==> run K <==
==> flow/design.v (excerpt) <==
module Risc_32_bit
(
  input         clk       ,
  input         rst_n     ,
  output [31:0] imem_addr ,
  input  [31:0] imem_rdata,
  output [31:0] dmem_addr ,
  output [31:0] dmem_wdata,
  output        dmem_we   ,
  input  [31:0] dmem_rdata
);
make LEC_CHECK=0 ABC_AREA=0 CAP_MARGIN=10 CELL_PAD_IN_SITES_DETAIL_PLACEMENT=1 CORE_ASPECT_RATIO=0.74 CORE_MARGIN=7 CORE_UTILIZATION=40 CTS_CLUSTER_DIAMETER=201 CTS_CLUSTER_SIZE=86 GPL_ROUTABILITY_DRIVEN=0 MIN_ROUTING_LAYER=met2 PLACE_DENSITY_LB_ADDON=0.29 SETUP_SLACK_MARGIN=1.17 SLEW_MARGIN=20 finish   # period 4.79 ns
run.sh (not shown) runs the stock make flow with config.mk's settings and CLKGATE_MAP_FILE=.
==> run C (differences from run K) <==
- ABC_AREA: 0 -> not set
- CAP_MARGIN: 10 -> 20
- CELL_PAD_IN_SITES_DETAIL_PLACEMENT: 1 -> not set
- CORE_ASPECT_RATIO: 0.74 -> not set
- CORE_MARGIN: 7 -> 2
- CORE_UTILIZATION: 40 -> 43
- CTS_CLUSTER_DIAMETER: 201 -> not set
- CTS_CLUSTER_SIZE: 86 -> not set
- GPL_ROUTABILITY_DRIVEN: 0 -> not set
- MIN_ROUTING_LAYER: met2 -> not set
- PLACE_DENSITY_LB_ADDON: 0.29 -> not set
- SETUP_SLACK_MARGIN: 1.17 -> not set
==> flow/constraint.sdc (replaced) <==
create_clock -name core_clock -period 4.41 [get_ports {clk}]
set_input_delay 0.8820 -clock core_clock [delete_from_list [all_inputs] [get_ports {clk}]]
set_output_delay 0.8820 -clock core_clock [all_outputs]
set_load 0.01 [all_outputs]
==> run A (differences from run K) <==
- ABC_AREA: 0 -> not set
- CAP_MARGIN: 10 -> 20
- CELL_PAD_IN_SITES_DETAIL_PLACEMENT: 1 -> not set
- CORE_ASPECT_RATIO: 0.74 -> not set
- CORE_MARGIN: 7 -> 2
- CORE_UTILIZATION: 40 -> 66
- CTS_CLUSTER_DIAMETER: 201 -> not set
- CTS_CLUSTER_SIZE: 86 -> 54
- GPL_ROUTABILITY_DRIVEN: 0 -> not set
- MIN_ROUTING_LAYER: met2 -> not set
- PLACE_DENSITY_LB_ADDON: 0.29 -> not set
- SETUP_SLACK_MARGIN: 1.17 -> not set
==> flow/constraint.sdc (replaced) <==
create_clock -name core_clock -period 5.05 [get_ports {clk}]
set_input_delay 1.0100 -clock core_clock [delete_from_list [all_inputs] [get_ports {clk}]]
set_output_delay 1.0100 -clock core_clock [all_outputs]
set_load 0.01 [all_outputs]
==> impl_metrics.yaml <==
# yosys + openroad results
outcome:
  status: "did not finish"
  stop_stage: "5_1_grt"
placed_design:
  pre_cts_slack_ns: -1.07
  dpl.cell_count: 8863
  dpl_cell_area_um2: 86200
  dp_hpwl_um: 226000
die:
  fp_util_pct: 66.5
  die_h_um: 349
  num_rows: 126
  design.core.area_um2: 118000
  dieWidth_um: 349
clock_tree:
  cts_made_buffers: 143
  post_cts_resized: 159
# the run above: run A

==> impl_metrics.yaml <==
# yosys + openroad results
synth:
  yosys.area.top_type: "edfxtp_1"
  synth-main-ff-cell: "edfxtp_1"
placed_design:
  dp_hpwl_um: 240000
  pre_cts_slack_ns: -1.19
  dpl.cell_count: 9936
outcome:
  stop_error: "[ERROR GRT-0116] Global routing finished with congestion. Check the congestion regions in the DRC Viewer."
  status: "did not finish"
  stop_stage: "5_1_grt"
die:
  die_h_um: 395
  design.core.area_um2: 195000
  num_rows: 139
  fp_util_pct: 40.4
clock_tree:
  post_cts_resized: 249
# the run above: run K

==> impl_metrics.yaml <==
# synthesis and place-and-route metrics
worst_setup_path:
  rr_startpoint: "Reg_MEM_WB_i.wb_rd[4]"
  max_stage_delay_ns: 0.52
die:
  die_h_um: 431
  num_rows: 156
  fp_util_pct: 43.4
  dieWidth_um: 431
placed_design:
  dpl_cell_area_um2: 89600
  pre_cts_slack_ns: -1.20
outcome:
  violations: "negative setup slack"
  status: "complete, but fails checks"
final_timing:
  setup_ws_ns: -0.884
  setup_viol: 57
clock_tree:
  post_cts_resized: 134
synth:
  yosys.area.top_type: "edfxtp_1"
# the run above: run C

